==> job 1881 <==
==> flow/design.v <==
module signed_mult_1_17 (out, a, b);
	output 	signed  [17:0]	out;
	input 	signed	[17:0] 	a;
	input 	signed	[17:0] 	b;
	wire 	signed	[35:0]	mult_out;
	assign mult_out = a * b;
	assign out = {mult_out[35], mult_out[33:17]};
endmodule
module OneNode(output signed [17:0] u_2_mid,    
	       input clock,		        
	       input reset,		        
	       input signed [17:0] u_hit_mid,   
	       input signed [17:0] u_1_right,   
	       input signed [17:0] u_1_left,     
	       input signed [17:0] u_1_up,      
	       input signed [17:0] u_1_down    
);  
    reg signed [17:0] u_0_mid_temp;		 
    reg signed [17:0] u_1_mid_temp, u_1_right_temp, u_1_left_temp, u_1_up_temp, u_1_down_temp; 
    wire signed [17:0] temp1,temp2, temp3, temp4;
    parameter [17:0] rho = (1<<17)/20; 
    parameter [17:0] eta = (999<<17)/1000;
    always @ (posedge clock) 
    begin
	if (reset == 0)
	begin
	    u_1_mid_temp = u_hit_mid; 
	    u_0_mid_temp = u_1_mid_temp; 
	    u_1_right_temp = 0; 
	    u_1_left_temp = 0;
	    u_1_up_temp = 0;
	    u_1_down_temp = 0;
   	end
        else
	begin
	    u_0_mid_temp = u_1_mid_temp;  
            u_1_mid_temp = u_2_mid;	   
	    u_1_right_temp = u_1_right;   
	    u_1_left_temp = u_1_left;	   
	    u_1_up_temp = u_1_up;         
	    u_1_down_temp = u_1_down;     
	end
    end
    assign  temp1 = u_1_up_temp + u_1_down_temp + u_1_right_temp + u_1_left_temp - (u_1_mid_temp<<<2);
    signed_mult_1_17 mult_1(.out(temp2),
			    .a(temp1),
                            .b(rho)); 
    assign  temp4 = temp2 + (u_1_mid_temp<<<1) - temp3;
    signed_mult_1_17 mult_2(.out(temp3),
			    .a(u_0_mid_temp),
                            .b(eta)); 
    signed_mult_1_17 mult_3(.out(u_2_mid),
			    .a(temp4),
                            .b(eta)); 
endmodule
module multNodes
#(parameter SIZE = 10)
(output signed [SIZE*SIZE*18-1:0] u_2_mid,    
 input clock,
 input reset,		        
 input signed [SIZE*SIZE*18-1:0] u_hit_mid,   
 input signed [SIZE*SIZE*18-1:0] u_1_right,   
 input signed [SIZE*SIZE*18-1:0] u_1_left,     
 input signed [SIZE*SIZE*18-1:0] u_1_up,      
 input signed [SIZE*SIZE*18-1:0] u_1_down     
);
    genvar i,j,k;
    generate
	for (k = 1; k < SIZE-1; k = k + 1) begin: side
		OneNode nodeUp(.u_2_mid(u_2_mid[(((0)*SIZE+(k))*18) +: 18]),
			       .clock(clock),
		               .reset(reset),
	                       .u_hit_mid(u_hit_mid[(((0)*SIZE+(k))*18) +: 18]),
	                       .u_1_right(u_1_right[(((0)*SIZE+(k+1))*18) +: 18]),
	                       .u_1_left(u_1_left[(((0)*SIZE+(k-1))*18) +: 18]),
	                       .u_1_up(18'sd0),
	       	               .u_1_down(u_1_down[(((1)*SIZE+(k))*18) +: 18]));
		OneNode nodeDown(.u_2_mid(u_2_mid[(((SIZE-1)*SIZE+(k))*18) +: 18]),
			         .clock(clock),
		                 .reset(reset),
	                         .u_hit_mid(u_hit_mid[(((SIZE-1)*SIZE+(k))*18) +: 18]),
	                         .u_1_right(u_1_right[(((SIZE-1)*SIZE+(k+1))*18) +: 18]),
	                         .u_1_left(u_1_left[(((SIZE-1)*SIZE+(k-1))*18) +: 18]),
	                         .u_1_up(u_1_up[(((SIZE-2)*SIZE+(k))*18) +: 18]),
	       	                 .u_1_down(18'sd0));
		OneNode nodeLeft(.u_2_mid(u_2_mid[(((k)*SIZE+(0))*18) +: 18]),
			         .clock(clock),
		                 .reset(reset),
	                         .u_hit_mid(u_hit_mid[(((k)*SIZE+(0))*18) +: 18]),
	                         .u_1_right(u_1_right[(((k)*SIZE+(1))*18) +: 18]),
	                         .u_1_left(18'sd0),
	                         .u_1_up(u_1_up[(((k-1)*SIZE+(0))*18) +: 18]),
	       	                 .u_1_down(u_1_down[(((k+1)*SIZE+(0))*18) +: 18]));
		OneNode nodeRight(.u_2_mid(u_2_mid[(((k)*SIZE+(SIZE-1))*18) +: 18]),
			         .clock(clock),
		                 .reset(reset),
	                         .u_hit_mid(u_hit_mid[(((k)*SIZE+(SIZE-1))*18) +: 18]),
	                         .u_1_right(18'sd0),
	                         .u_1_left(u_1_left[(((k)*SIZE+(SIZE-2))*18) +: 18]),
	                         .u_1_up(u_1_up[(((k+1)*SIZE+(SIZE-1))*18) +: 18]),
	       	                 .u_1_down(u_1_down[(((k-1)*SIZE+(SIZE-1))*18) +: 18]));
	end
    endgenerate
    generate
	for (k = 0; k < SIZE; k = k + 10) begin: corner
		OneNode UpLeftCorner(.u_2_mid(u_2_mid[(((0)*SIZE+(k))*18) +: 18]),
			             .clock(clock),
		                     .reset(reset),
	                             .u_hit_mid(u_hit_mid[(((0)*SIZE+(k))*18) +: 18]),
	                             .u_1_right(u_1_right[(((0)*SIZE+(k+1))*18) +: 18]),
	                             .u_1_left(18'sd0),
	                             .u_1_up(18'sd0),
	       	                     .u_1_down(u_1_down[(((1)*SIZE+(k))*18) +: 18]));
		OneNode UpRightCorner(.u_2_mid(u_2_mid[(((k)*SIZE+(SIZE-1))*18) +: 18]),
			             .clock(clock),
		                     .reset(reset),
	                             .u_hit_mid(u_hit_mid[(((k)*SIZE+(SIZE-1))*18) +: 18]),
	                             .u_1_right(18'sd0),
	                             .u_1_left(u_1_left[(((k)*SIZE+(SIZE-2))*18) +: 18]),
	                             .u_1_up(18'sd0),
	       	                     .u_1_down(u_1_down[(((k+1)*SIZE+(SIZE-1))*18) +: 18]));
		OneNode DownLeftCorner(.u_2_mid(u_2_mid[(((SIZE-1)*SIZE+(k))*18) +: 18]),
			               .clock(clock),
		                       .reset(reset),
	                               .u_hit_mid(u_hit_mid[(((SIZE-1)*SIZE+(k))*18) +: 18]),
	                               .u_1_right(u_1_right[(((SIZE-1)*SIZE+(k+1))*18) +: 18]),
	                               .u_1_left(18'sd0),
	                               .u_1_up(u_1_up[(((SIZE-2)*SIZE+(k))*18) +: 18]),
	       	                      .u_1_down(18'sd0));
		OneNode DownRightCorner(.u_2_mid(u_2_mid[(((SIZE-1)*SIZE+(SIZE-1))*18) +: 18]),
			                .clock(clock),
		                        .reset(reset),
	                                .u_hit_mid(u_hit_mid[(((SIZE-1)*SIZE+(SIZE-1))*18) +: 18]),
	                                .u_1_right(18'sd0),
	                                .u_1_left(u_1_left[(((SIZE-1)*SIZE+(SIZE-2))*18) +: 18]),
	                                .u_1_up(u_1_up[(((SIZE-2)*SIZE+(SIZE-1))*18) +: 18]),
	       	                        .u_1_down(18'sd0));
	end
    endgenerate
    generate
	for (i = 1; i < SIZE-1; i = i + 1) begin: row
	    for (j = 1; j < SIZE-1; j = j + 1) begin: col
		OneNode node(.u_2_mid(u_2_mid[(((i)*SIZE+(j))*18) +: 18]),
			     .clock(clock),
		             .reset(reset),
	                     .u_hit_mid(u_hit_mid[(((i)*SIZE+(j))*18) +: 18]),
	                     .u_1_right(u_1_right[(((i)*SIZE+(j+1))*18) +: 18]),
	                     .u_1_left(u_1_left[(((i)*SIZE+(j-1))*18) +: 18]),
	                     .u_1_up(u_1_up[(((i-1)*SIZE+(j))*18) +: 18]),
	       	             .u_1_down(u_1_down[(((i+1)*SIZE+(j))*18) +: 18]));
	    end
	end
    endgenerate
endmodule
module drum_grid
(input clock,
 input reset,                      
 input  [3*3*18-1:0] u_hit,        
 output [3*3*18-1:0] u_out         
);
    localparam SIZE = 3;
    wire signed [SIZE*SIZE*18-1:0] u_2_mid;
    multNodes #(.SIZE(SIZE)) grid(.u_2_mid(u_2_mid),
		  .clock(clock),
 	          .reset(reset),
 	          .u_hit_mid(u_hit),
 	          .u_1_right(u_2_mid),
 	          .u_1_left(u_2_mid),
 	          .u_1_up(u_2_mid),
 	          .u_1_down(u_2_mid));
    assign u_out = u_2_mid;
endmodule
==> flow/run.sh <==
#!/bin/bash
# the make line also repeats each setting of config.mk as NAME=value (left out here)
make -C /OpenROAD-flow-scripts/flow DESIGN_CONFIG=/design/flow/config.mk WORK_HOME=/design/flow/orfs CLKGATE_MAP_FILE= finish
==> flow/config.mk <==
export PLATFORM = sky130hd
export DESIGN_NAME = drum_grid
export DESIGN_NICKNAME = drum_grid
export VERILOG_FILES = /design/flow/design.v
export SDC_FILE = /design/flow/constraint.sdc
export NUM_CORES = 4
export LEC_CHECK = 0
export ABC_AREA = 1
export CAP_MARGIN = 20
export CORE_MARGIN = 2
export CORE_UTILIZATION = 72
export CTS_CLUSTER_SIZE = 86
export GPL_TIMING_DRIVEN = 1
export MAX_ROUTING_LAYER = met5
export PLACE_DENSITY_LB_ADDON = 0.08
export SETUP_SLACK_MARGIN = 5.0
export SLEW_MARGIN = 20
export TNS_END_PERCENT = 75
==> flow/constraint.sdc <==
create_clock -name core_clock -period 17.9 [get_ports {clock}]
set_input_delay 3.5800 -clock core_clock [delete_from_list [all_inputs] [get_ports {clock}]]
set_output_delay 3.5800 -clock core_clock [all_outputs]
set_load 0.01 [all_outputs]
==> job 468: changes against job 1881 <==
ABC_AREA = default   (was 1)
CELL_PAD_IN_SITES_GLOBAL_PLACEMENT = 2   (was default)
CORE_UTILIZATION = 25   (was 72)
CTS_CLUSTER_SIZE = default   (was 86)
GPL_TIMING_DRIVEN = 0   (was 1)
PLACE_DENSITY_LB_ADDON = 0.01   (was 0.08)
SETUP_SLACK_MARGIN = -2.0   (was 5.0)
==> flow/constraint.sdc (replaced) <==
create_clock -name core_clock -period 35.2 [get_ports {clock}]
set_input_delay 7.0400 -clock core_clock [delete_from_list [all_inputs] [get_ports {clock}]]
set_output_delay 7.0400 -clock core_clock [all_outputs]
set_load 0.01 [all_outputs]
==> job 2054: changes against job 1881 <==
ABC_AREA = default   (was 1)
CORE_UTILIZATION = 61   (was 72)
CTS_CLUSTER_DIAMETER = 38   (was default)
CTS_CLUSTER_SIZE = 48   (was 86)
GPL_TIMING_DRIVEN = default   (was 1)
HOLD_SLACK_MARGIN = 0.3   (was default)
MAX_ROUTING_LAYER = default   (was met5)
PLACE_DENSITY_LB_ADDON = default   (was 0.08)
SETUP_SLACK_MARGIN = 4.59   (was 5.0)
TNS_END_PERCENT = default   (was 75)
==> flow/constraint.sdc (replaced) <==
create_clock -name core_clock -period 15.6 [get_ports {clock}]
set_input_delay 3.1200 -clock core_clock [delete_from_list [all_inputs] [get_ports {clock}]]
set_output_delay 3.1200 -clock core_clock [all_outputs]
set_load 0.01 [all_outputs]
==> results <==
quantity                                                                    job 1881                     job 2054              job 468
Outcome                                                    aborted with a tool error              failed layout checks  finished clean
Stage where the flow stopped                                global routing (5_1_grt)                            -                    -
Reasons for failing layout checks                                                  -  antenna rules, setup timing                    -
Multiplexer share                                                            0.0222%                        1.08%                1.08%
Number of distinct library cells after synthesis                                  67                          107                  107
CP most frequent cell                                                              -                         fa_1                 fa_1
Placed cell count                                                             29,900                       28,600               30,400
Clock insertion delay at the later pin of the skew report                          -                       850 ps               870 ps
WL final                                                                           -                   599,000 um           745,000 um
Flop count                                                                         -                          486                  486
H-tree depth                                                                       3                            4                    3
Number of OpenROAD warnings                                                        -                          301                  289
Largest incremental delay on the critical path                                     -                       580 ps               840 ps
And+or+nand+nor area frac                                                      8.52%                        5.43%                5.43%
Number of multi-input combinational cells in the layout                            -                       12,800               12,800
Adder-Cell Fraction of Synth Area                                              62.1%                        64.8%                64.8%

========
==> onyx: inputs <==
Starts from the design.v that is shown in full above.
clock: 35.2 ns
lec_check: 0
cap_margin: 20
core_aspect_ratio: 1.74
core_margin: 2
core_utilization: 69
gpl_routability_driven: 0
gpl_timing_driven: 1
max_routing_layer: met5
place_density_lb_addon: 0.01
slew_margin: 20
tns_end_percent: 5
run.sh (not shown) runs the stock make flow with config.mk's settings and CLKGATE_MAP_FILE=.
==> inputs of xenon, as changes to onyx <==
Settings changed: ABC_AREA set to 1, CAP_MARGIN 20 to 30, CELL_PAD_IN_SITES_DETAIL_PLACEMENT set to 2, CELL_PAD_IN_SITES_GLOBAL_PLACEMENT set to 3, CORE_ASPECT_RATIO 1.74 to 0.53, CORE_UTILIZATION 69 to 54, CTS_CLUSTER_SIZE set to 21, GPL_ROUTABILITY_DRIVEN 0 to not set, GPL_TIMING_DRIVEN 1 to not set, MAX_ROUTING_LAYER met5 to not set, PLACE_DENSITY_LB_ADDON 0.01 to not set, SETUP_SLACK_MARGIN set to 5.0, SLEW_MARGIN 20 to 40, TNS_END_PERCENT 5 to not set.
==> flow/constraint.sdc (replaced) <==
create_clock -name core_clock -period 25.0 [get_ports {clock}]
set_input_delay 5.0000 -clock core_clock [delete_from_list [all_inputs] [get_ports {clock}]]
set_output_delay 5.0000 -clock core_clock [all_outputs]
set_load 0.01 [all_outputs]
==> inputs of delta, as changes to onyx <==
Settings changed: CORE_ASPECT_RATIO 1.74 to 1.06, CORE_UTILIZATION 69 to 72, CTS_CLUSTER_DIAMETER set to 289, CTS_CLUSTER_SIZE set to 35, GPL_ROUTABILITY_DRIVEN 0 to not set, PLACE_DENSITY_LB_ADDON 0.01 to 0.28, SETUP_SLACK_MARGIN set to 4.04, TNS_END_PERCENT 5 to 75.
==> flow/constraint.sdc (replaced) <==
create_clock -name core_clock -period 15.4 [get_ports {clock}]
set_input_delay 3.0800 -clock core_clock [delete_from_list [all_inputs] [get_ports {clock}]]
set_output_delay 3.0800 -clock core_clock [all_outputs]
set_load 0.01 [all_outputs]
==> inputs of juniper, as changes to onyx <==
Settings changed: ABC_AREA set to 1, CAP_MARGIN 20 to 30, CELL_PAD_IN_SITES_DETAIL_PLACEMENT set to 2, CELL_PAD_IN_SITES_GLOBAL_PLACEMENT set to 3, CORE_ASPECT_RATIO 1.74 to not set, CORE_UTILIZATION 69 to 40, GPL_ROUTABILITY_DRIVEN 0 to not set, GPL_TIMING_DRIVEN 1 to not set, MAX_ROUTING_LAYER met5 to not set, PLACE_DENSITY_LB_ADDON 0.01 to not set, SETUP_SLACK_MARGIN set to 5.0, SLEW_MARGIN 20 to 40, TNS_END_PERCENT 5 to not set.
==> flow/constraint.sdc (replaced) <==
create_clock -name core_clock -period 25.0 [get_ports {clock}]
set_input_delay 5.0000 -clock core_clock [delete_from_list [all_inputs] [get_ports {clock}]]
set_output_delay 5.0000 -clock core_clock [all_outputs]
set_load 0.01 [all_outputs]
==> impl_metrics.toml <==
# yosys + openroad results
[run_status]
status = "no timing/DRC/antenna violations"

[layout]
nClkBuffers = 67
final_cells = 23880

[critical_path]
rr_worst_depth = 69
regToRegEndpoint = "grid.row[1].col[1].node.u_1_mid_temp[16]"

[routing]
dr.pass1.iters = 7

[synth]
mux_area_share_pct = 1.076
compound_area_share_pct = 6.438
synth_area_um2 = 194600
synthCells = 19650

[clock_network]
clockBufferDepth = 3
cts_resized = 0

[grt]
grt_usage_pct = 40.69

[sta]
drv_slew = 0
# the run above: onyx

==> impl_metrics.toml <==
# physical design summary
[run_status]
haltStage = "global placement without I/O"
error = "[ERROR GPL-0301] Utilization 105.506 % exceeds 100%."
status = "stopped before the end"

[synth]
synthArstFlopShare_pct = 0
ff_type = "dfxtp_1"
common_cells = "7043 x inv_1, 4292 x fa_1, 3215 x ha_1"
synthCells = 22850
ys_seq_share_pct = 4.789
ys_cells = 22850
ys_area_um2 = 203200
synth_area_um2 = 203200
compound_area_share_pct = 6.743
yosysTopAreaCellShare_pct = 42.29
edf_count = 0
mux_area_share_pct = 0.02217
# the run above: xenon

==> impl_metrics.toml <==
# physical design summary
[run_status]
status = "stopped before the end"
haltStage = "global routing"
error = "[ERROR GRT-0116] Global routing finished with congestion. Check the congestion regions in the DRC Viewer."

[synth]
topCombFamilyByArea = "adder cells"
synth_area_um2 = 194600
simple_gate_share_pct = 5.434
compound_area_share_pct = 6.438
synthCells = 19650
syn_avg_cell_area_um2 = 9.900
mux_area_share_pct = 1.076

[floorplanning]
fp_util_pct = 72.33
core_area_um2 = 269000
die_y_um = 539.2

[grt]
grt_usage_pct = 71.78
grt_util_met3_pct = 54.02
busiest_layer = "met2"

[clock_network]
clkSinkCount = 486
clockBufferDepth = 3
cts_resized = 974
# the run above: delta

==> impl_metrics.toml <==
# yosys + openroad results
[grt]
grt_usage_pct = 33.31
use_met2_pct = 59.05

[clock_network]
clock-root-buffer = "clkbuf_16"
cts_resized = 4259
clockBufferDepth = 4

[critical_path]
rr_worst_depth = 122
setup.worst_path.end = "u_out[70]"
regToRegEndpoint = "grid.side[1].nodeLeft.u_1_mid_temp[13]"

[layout]
ff_count = 486
nets = 32820
seq_area_share_pct = 3.820
final_cells = 31950
nClkBuffers = 102

[sta]
drv_slew = 0

[synth]
synthArstFlopShare_pct = 0
topCombFamilyByArea = "adder cells"
mux_area_share_pct = 0.02217
ff_type = "dfxtp_1"
compound_area_share_pct = 6.743

[run_status]
status = "no timing/DRC/antenna violations"

[routing]
dr.pass1.iters = 5
# the run above: juniper

